==> indigo <==
==> flow/design.v <==
`timescale 1ns / 1ps
module add_sub #(parameter WIDTH = 15)(
input signed [WIDTH:0] a,b,
input sel, 
output signed [WIDTH:0] out
);
wire [WIDTH+1:0] sum;
assign sum = sel?a-b:a+b;
assign out = {sum[WIDTH+1],sum[WIDTH-1:0]};
endmodule
`timescale 1ns / 1ps
module mux #(parameter WIDTH = 15)(
input [WIDTH:0] a,b,
input sel,
output [WIDTH:0]out
);
assign out = sel?b:a;
endmodule
`timescale 1ns / 1ps
module shifter#(parameter WIDTH = 15)(
input signed [WIDTH:0] a,
output signed [WIDTH:0] b,
input m , 
input [3:0] i
);
assign b = m? (a)>>>i :((i!=0)?(a)>>>(i-1):a);
endmodule
`timescale 1ns / 1ps
module rom#(parameter WIDTH = 15)(
input clk,
input sel ,
input [3:0] i,
output [WIDTH:0] rom_out
    );
 reg [WIDTH:0] rom_mem [0:19] ;
 initial begin
 rom_mem[0] =  16'b0000010000000000;
 rom_mem[1] =  16'b0000001000000000;
 rom_mem[2] =  16'b0000000100000000;
 rom_mem[3] =  16'b0000000010000000;
 rom_mem[4] =  16'b0000000001000000;
 rom_mem[5] =  16'b0000000000100000;
 rom_mem[6] =  16'b0000000000010000;
 rom_mem[7] =  16'b0000000000001000;
 rom_mem[8] =  16'b0000000000000100;
 rom_mem[9] =  16'b0000000000000010;
 rom_mem[10] =  16'b0000001000110010;
 rom_mem[11] =  16'b0000000100000110;
 rom_mem[12] =  16'b0000000010000001;
 rom_mem[13] =  16'b0000000001000000;
 rom_mem[14] =  16'b0000000000100000;
 rom_mem[15] =  16'b0000000000010000;
 rom_mem[16] =  16'b0000000000001000;
 rom_mem[17] =  16'b0000000000000100;
 rom_mem[18] =  16'b0000000000000010;
 rom_mem[19] =  16'b0000000000000001;
 end   
 assign rom_out = sel?rom_mem[i+9]:rom_mem[i-1];
endmodule
`timescale 1ns / 1ps
module recon_controlpath(
input clk,reset,
output reg selmx,selmy,selmz,
output reg [3:0]  i
);
reg start;
always @ (posedge clk) begin
    if(reset) begin 
        i <= 0;
        selmx <= 0;
        selmy <= 0;
        selmz <= 0; 
        start <= 1;
    end
    else if(start) begin
        if(i!=0) begin
        selmx <= 1;
        selmy <= 1;
        selmz <= 1; 
        end
        if(i != 10) begin
         i <= i+1;
        end
        else if (i==10) begin
            start <= 0;
            i <= 0;
            selmx <= 0;
            selmy <= 0;
            selmz <= 0; 
        end
    end
end
endmodule
`timescale 1ns / 1ps
module recon_datapath#(parameter WIDTH = 15)(
input clk,
input m,div,
input [WIDTH:0] Xo,Yo,Zo ,
input selmx,selmy,selmz,
output reg [WIDTH:0] Xout,Yout, Zout,
input [WIDTH:0] z_rom,
input [3:0] i
);
wire [WIDTH:0] x_mux, y_mux , z_mux;
wire [WIDTH:0] x_asout, y_asout , z_asout; 
wire [WIDTH:0] x_fout;
mux m_x(Xo , Xout , selmx , x_mux);
mux m_y(Yo , Yout , selmy , y_mux);
mux m_z(Zo , Zout , selmz , z_mux);
reg [WIDTH:0] Xi , Yi , Zi;
wire di = div?(~y_mux[15]):z_mux[15];
always @ (posedge clk) begin 
if(i!=0) begin
    Xout <= x_fout;
    Yout <= y_asout;
    Zout <= z_asout;
end
end
wire [WIDTH:0] x_sft, y_sft; 
shifter shftx(x_mux ,x_sft ,m, i);
shifter shfty(y_mux ,y_sft,m, i);
add_sub X_as(x_mux , y_sft ,di, x_asout);
add_sub Y_as(y_mux , x_sft ,di, y_asout);
add_sub Z_as(z_mux , z_rom ,~(di), z_asout);
mux m_xout(x_mux, x_asout , m , x_fout);
endmodule
`timescale 1ns / 1ps
module recon#(parameter WIDTH = 15)(
input clk,reset,m,div,
input [WIDTH:0] Xo, Yo ,Zo,
output [WIDTH:0] Xout , Yout , Zout,
output [3:0] i
);
wire selmx,selmy,selmz;
wire [WIDTH:0] rom_out ;
recon_datapath dt(clk,m,div,Xo,Yo,Zo,selmx, selmy,selmz,Xout, Yout, Zout ,rom_out, i);
recon_controlpath ct(clk,reset,selmx,selmy,selmz,i);
rom rm(clk,m,i,rom_out);
endmodule
`timescale 1ns / 1ps
module latch#(parameter WIDTH=15)(
input [WIDTH:0] Xout,Yout,Zout,
input [3:0] i,
input clk,reset,
output reg [WIDTH:0] X_H,Y_H,Z_H,
input af_en);
always@(posedge clk) begin
    if(reset) begin
        X_H<=16'b0;
        Y_H<=16'b0;
        Z_H<=16'b0;
    end
    else if(i==10&af_en)begin
        X_H<=16'b0000010011010100;
        Y_H<=16'b0;
        Z_H<=Yout;
    end
end
endmodule
`timescale 1ns / 1ps
module ResetLogic#(parameter WIDTH=15 )(
input ext_reset,
input clk,
output reg reset1,reset2,reset3,complete
);
reg [5:0] counter;
always@(posedge clk)begin
    if(ext_reset) begin
        reset1<=1;
        reset2<=1;
        reset3 <=1;
        complete <= 0;
        counter<=0;
    end
    else if(counter==0)begin
        counter<=counter+1;
        reset1<=0;
    end
    else if(counter==11) begin
        reset2<=0;
        counter <= counter + 1;
    end
    else if (counter == 22) begin 
        reset3 <= 0;
        counter <= counter + 1;
    end
    else if(counter ==33) begin
        complete <= 1;
    end
    else if(counter <34) begin 
        counter <= counter + 1;
    end
end
endmodule
`timescale 1ns / 1ps
module Neuron#(parameter WIDTH=15)(
input [WIDTH:0] Xo,Yo,Zo,
input clk,reset,
output [WIDTH:0] Sin_H,Cos_H,Z, 
output reset3,complete,
output [WIDTH:0] Yout,
input af_en
);
wire reset1,reset2;
wire zz;
assign Z=Yout;
wire[WIDTH:0] Xout,Zout;
wire [3:0] i1,i2;
wire [WIDTH:0] X_H,Y_H,Z_H;
reg [3:0] i1_d;
ResetLogic RL(reset,clk,reset1,reset2,reset3,complete);
recon linear(clk,reset1,1'b0,1'b0,Xo, Yo ,Zo,Xout , Yout , Zout, i1);
always @(posedge clk) i1_d <= i1;
latch l1(Xout,Yout,Zout, i1_d,clk,reset1,X_H,Y_H,Z_H,af_en);
recon hyperbolic(clk,reset2,1'b1,1'b0,X_H,Y_H,Z_H,Cos_H,Sin_H,zz,i2);
endmodule
`timescale 1ns / 1ps
module recon_top_level#(parameter WIDTH = 15)( 
input [WIDTH:0] Xo, Zo , Yo,
input clk,
input ext_reset,
input [1:0] sel,
output [WIDTH:0] mac_out,
output [WIDTH:0] f,
input af_en,
output complete
);
wire [WIDTH:0] z, coshz, sinhz;
wire reset3;
Neuron #(WIDTH)inneuron(Xo,Yo,Zo,clk,ext_reset, sinhz,coshz,z,reset3,complete,mac_out,af_en);
wire sign_z=z[WIDTH];
wire [WIDTH:0]relu ;
assign relu=sign_z?0:z;
wire [WIDTH:0] ez, ez_1;
add_sub #(WIDTH) adder1(coshz, sinhz, sel[0], ez);
add_sub #(WIDTH) adder2(ez, 16'b0000010000000000, sel[0], ez_1);
wire [WIDTH:0] w2,w3;
wire [WIDTH:0] divisor , dividend;
mux  #(WIDTH)m1(ez, coshz, sel[0], w2);
mux #(WIDTH) m2(ez_1, sinhz, sel[0], w3);
wire [WIDTH:0] div_out;
assign divisor =  {w3[15], (w3[14:0]>>2) };
assign dividend = {w2[15], (w2[14:0]>>2) };
wire [WIDTH:0] X_divout,Y_divout;
recon #(WIDTH) r_div(
 clk,reset3,1'b0,1'b1,
divisor, dividend ,16'b0,
 X_divout , Y_divout , div_out
);
assign f=sel[1]?(sel[0]?mac_out:relu):div_out;  
endmodule
==> flow/run.sh <==
#!/bin/bash
# the make line also repeats each setting of config.mk as NAME=value (left out here)
make -C /OpenROAD-flow-scripts/flow DESIGN_CONFIG=/design/flow/config.mk WORK_HOME=/design/flow/orfs CLKGATE_MAP_FILE= finish
==> flow/config.mk <==
export PLATFORM = sky130hd
export DESIGN_NAME = recon_top_level
export DESIGN_NICKNAME = recon_top_level
export VERILOG_FILES = /design/flow/design.v
export SDC_FILE = /design/flow/constraint.sdc
export NUM_CORES = 4
export LEC_CHECK = 0
export ABC_AREA = 0
export CAP_MARGIN = 20
export CORE_MARGIN = 2
export CORE_UTILIZATION = 70
export CTS_CLUSTER_SIZE = 37
export GPL_ROUTABILITY_DRIVEN = 1
export MIN_ROUTING_LAYER = met1
export SETUP_SLACK_MARGIN = 1.63
export SLEW_MARGIN = 40
export TNS_END_PERCENT = 95
==> flow/constraint.sdc <==
create_clock -name core_clock -period 8.83 [get_ports {clk}]
set_input_delay 1.7660 -clock core_clock [delete_from_list [all_inputs] [get_ports {clk}]]
set_output_delay 1.7660 -clock core_clock [all_outputs]
set_load 0.01 [all_outputs]
==> inputs of zinc, as changes to indigo <==
- ABC_AREA: 0 -> 1
- CORE_UTILIZATION: 70 -> 72
- CTS_CLUSTER_DIAMETER: default -> 400
- CTS_CLUSTER_SIZE: 37 -> 98
- GPL_ROUTABILITY_DRIVEN: 1 -> default
- MIN_ROUTING_LAYER: met1 -> default
- SETUP_SLACK_MARGIN: 1.63 -> default
- SLEW_MARGIN: 40 -> 20
- TNS_END_PERCENT: 95 -> default
==> flow/constraint.sdc (replaced) <==
create_clock -name core_clock -period 2.55 [get_ports {clk}]
set_input_delay 0.5100 -clock core_clock [delete_from_list [all_inputs] [get_ports {clk}]]
set_output_delay 0.5100 -clock core_clock [all_outputs]
set_load 0.01 [all_outputs]
==> inputs of ember, as changes to indigo <==
- ABC_AREA: 0 -> 1
- CORE_UTILIZATION: 70 -> 71
- CTS_CLUSTER_SIZE: 37 -> default
- GPL_ROUTABILITY_DRIVEN: 1 -> 0
- MAX_ROUTING_LAYER: default -> met4
- PLACE_DENSITY: default -> 0.63
- SETUP_SLACK_MARGIN: 1.63 -> 0.13
- TNS_END_PERCENT: 95 -> 45
==> flow/constraint.sdc (replaced) <==
create_clock -name core_clock -period 6.48 [get_ports {clk}]
set_input_delay 1.2960 -clock core_clock [delete_from_list [all_inputs] [get_ports {clk}]]
set_output_delay 1.2960 -clock core_clock [all_outputs]
set_load 0.01 [all_outputs]
==> inputs of lagoon, as changes to indigo <==
- ABC_AREA: 0 -> default
- CORE_UTILIZATION: 70 -> 40
- CTS_CLUSTER_SIZE: 37 -> default
- GPL_ROUTABILITY_DRIVEN: 1 -> default
- MIN_ROUTING_LAYER: met1 -> default
- SETUP_SLACK_MARGIN: 1.63 -> default
- SLEW_MARGIN: 40 -> 20
- TNS_END_PERCENT: 95 -> default
==> flow/constraint.sdc (replaced) <==
create_clock -name core_clock -period 8.24 [get_ports {clk}]
set_input_delay 1.6480 -clock core_clock [delete_from_list [all_inputs] [get_ports {clk}]]
set_output_delay 1.6480 -clock core_clock [all_outputs]
set_load 0.01 [all_outputs]
==> comparison <==
- ember finished with setup timing left. lagoon finished with timing, DRC and antenna clean. indigo passed the timing, design-rule and antenna checks. zinc failed in detailed placement (3_5_place_dp) (DPL-0038).
- The first-iteration DRC count of ember is 3.9 times that of lagoon.
- Worst setup slack: ember < lagoon < indigo.
- Of indigo and lagoon, lagoon has the higher power (gap 3.2%, measured against lagoon).
- Of lagoon and ember, ember has the higher clock power (gap 25%, measured against ember).
- Die area: lagoon > indigo > ember > zinc.
- Final area: lagoon > ember > indigo.

* * *

==> inputs of run a <==
RTL: the design.v shown in full above, as it stands there.
==> flow/config.mk <==
export PLATFORM = sky130hd
export DESIGN_NAME = recon_top_level
export DESIGN_NICKNAME = recon_top_level
export VERILOG_FILES = /design/flow/design.v
export SDC_FILE = /design/flow/constraint.sdc
export NUM_CORES = 4
export LEC_CHECK = 0
export ABC_AREA = 1
export CAP_MARGIN = 20
export CORE_MARGIN = 2
export CORE_UTILIZATION = 72
export CTS_CLUSTER_DIAMETER = 234
export PLACE_DENSITY_LB_ADDON = 0.01
export SLEW_MARGIN = 20
export TNS_END_PERCENT = 85
==> flow/constraint.sdc <==
create_clock -name core_clock -period 7.16 [get_ports {clk}]
set_input_delay 1.4320 -clock core_clock [delete_from_list [all_inputs] [get_ports {clk}]]
set_output_delay 1.4320 -clock core_clock [all_outputs]
set_load 0.01 [all_outputs]
run.sh (not shown) runs the stock make flow with config.mk's settings and CLKGATE_MAP_FILE=.
==> run b: changes against run a <==
Settings changed: CORE_UTILIZATION 72 to 69, CTS_CLUSTER_DIAMETER 234 to unset, PLACE_DENSITY_LB_ADDON 0.01 to unset, TNS_END_PERCENT 85 to unset.
==> flow/constraint.sdc (replaced) <==
create_clock -name core_clock -period 4.8 [get_ports {clk}]
set_input_delay 0.9600 -clock core_clock [delete_from_list [all_inputs] [get_ports {clk}]]
set_output_delay 0.9600 -clock core_clock [all_outputs]
set_load 0.01 [all_outputs]
==> PnR_summary.wiki <==
== Run summary ==
{| class="wikitable"
! Metric !! Value
|-
| Stop stage || 5_1_grt
|-
| Cell area after placement || around 24,000 um^2
|-
| Floorplan row count || about 61
|-
| Result of the run || aborted with a tool error
|-
| Tool error || [ERROR GRT-0232] Routing congestion too high. Check the congestion heatmap in the GUI.
|-
| Gpl congestion || roughly 1.0
|-
| Die width || 172 um
|}
That was run b.
==> PnR_summary.wiki <==
=== Synthesis and place and route ===
{| class="wikitable"
! Metric !! Value
|-
| Result of the run || timing/DRC/antenna clean
|-
| Cell area after placement || roughly 22,000 um^2
|-
| Total via count in the routed design || 20.8k
|-
| Multi-input combinational gate total || around 2.2k
|-
| Mean post-synth cell area || a little under 7 um^2
|-
| Floorplan row count || around 60
|-
| End point of the critical path || r_div.dt.Yout[15]
|-
| Sum Neg Setup Slack || 0 ns
|}
That was run a.

* * *

==> branch willow <==
// recon_top_level: RTL as listed in full above, without the edits since
clock: 9.25 ns
lec_check: 0
abc_area: 1
cap_margin: 20
cell_pad_in_sites_detail_placement: 2
cell_pad_in_sites_global_placement: 1
core_aspect_ratio: 1.06
core_margin: 2
core_utilization: 40
cts_cluster_diameter: 198
gpl_routability_driven: 0
gpl_timing_driven: 1
setup_slack_margin: 1.39
slew_margin: 40
==> branch onyx (differences from branch willow) <==
- ABC_AREA: 1 -> not set
- CELL_PAD_IN_SITES_DETAIL_PLACEMENT: 2 -> not set
- CELL_PAD_IN_SITES_GLOBAL_PLACEMENT: 1 -> not set
- CORE_ASPECT_RATIO: 1.06 -> not set
- CORE_UTILIZATION: 40 -> 65
- CTS_CLUSTER_DIAMETER: 198 -> not set
- GPL_ROUTABILITY_DRIVEN: 0 -> not set
- GPL_TIMING_DRIVEN: 1 -> not set
- HOLD_SLACK_MARGIN: not set -> 0.29
- SETUP_SLACK_MARGIN: 1.39 -> -0.49
- SLEW_MARGIN: 40 -> 25
==> flow/constraint.sdc (replaced) <==
create_clock -name core_clock -period 7.21 [get_ports {clk}]
set_input_delay 1.4420 -clock core_clock [delete_from_list [all_inputs] [get_ports {clk}]]
set_output_delay 1.4420 -clock core_clock [all_outputs]
set_load 0.01 [all_outputs]
==> branch umber (differences from branch willow) <==
- CELL_PAD_IN_SITES_DETAIL_PLACEMENT: 2 -> not set
- CELL_PAD_IN_SITES_GLOBAL_PLACEMENT: 1 -> not set
- CORE_ASPECT_RATIO: 1.06 -> not set
- CORE_UTILIZATION: 40 -> 72
- CTS_CLUSTER_DIAMETER: 198 -> 400
- GPL_ROUTABILITY_DRIVEN: 0 -> not set
- GPL_TIMING_DRIVEN: 1 -> not set
- SETUP_SLACK_MARGIN: 1.39 -> not set
- SLEW_MARGIN: 40 -> 20
==> flow/constraint.sdc (replaced) <==
create_clock -name core_clock -period 2.87 [get_ports {clk}]
set_input_delay 0.5740 -clock core_clock [delete_from_list [all_inputs] [get_ports {clk}]]
set_output_delay 0.5740 -clock core_clock [all_outputs]
set_load 0.01 [all_outputs]
==> notes.md <==
Implementation results.

The design draws 3.50 mW. The run finished with no timing, DRC or antenna violations. Summed over all nets, wire length on met2 after detailed routing comes to 38.0 mm. For this design, the slowest cell found on the critical path is ha_4. The number of cell instances on the worst register-to-register path is 49.

The global routing usage on met3 is 3.86%. Derived from the worst setup path, the maximum achievable clock frequency is 128 MHz. The synthesized netlist has a Yosys-reported chip area of 19500 um^2. The measured slew at the worst slew-check pin is 0.806 ns. In the final routing, the length of wire on met1 measures 29.9 mm.
That was branch willow.
==> notes.md <==
Flow results follow.

For reference, the top cells by area after synthesis are edfxtp_1 22%, nand2_1 14%, ha_1 10%. The first error in the log reads "[ERROR DPL-0033] detailed placement checks failed during check placement". From bottom edge to top edge, the die measures 168 um. Per the synthesis report, the adder-cell share of the synthesized area is 10.8%.

The flow did not finish. The cell-mix breakdown from Yosys lists the XOR/XNOR area share as 9.09%. Of the combinational cells, the family taking the most area is simple AND/OR/NAND/NOR gates.

The last stage the flow got to is detailed placement (3_5_place_dp). The cell-mix breakdown from Yosys lists the compound-gate area share as 15.1%. The stat command in Yosys gives a chip area of 19500 um^2. The multiplexer share of the synthesized area is 0.411%. The core footprint is 26700 um^2.
That was branch umber.
==> notes.md <==
Implementation results.

The flow ran to the end, but the layout failed its checks. The wire length the detailed router placed on met1 is 25.0 mm. Clock network power for this build is 0.977 mW. The detailed-router iteration count before antenna repair is 6.

The worst-case setup margin in the final layout is -0.587 ns. In the final report, the number of endpoints failing setup comes to 5. The total cell area reported by yosys after synthesis is 20200 um^2.

The detailed-routed wire length on met2 is 31.2 mm. Looking at the critical path, the single cell with the biggest stage delay is or4_4. The run did not pass the layout checks because of setup timing. In the global route stage, met3 resource usage came out at 5.01%.
That was branch onyx.
Power is estimated from default activity; no workload was simulated.
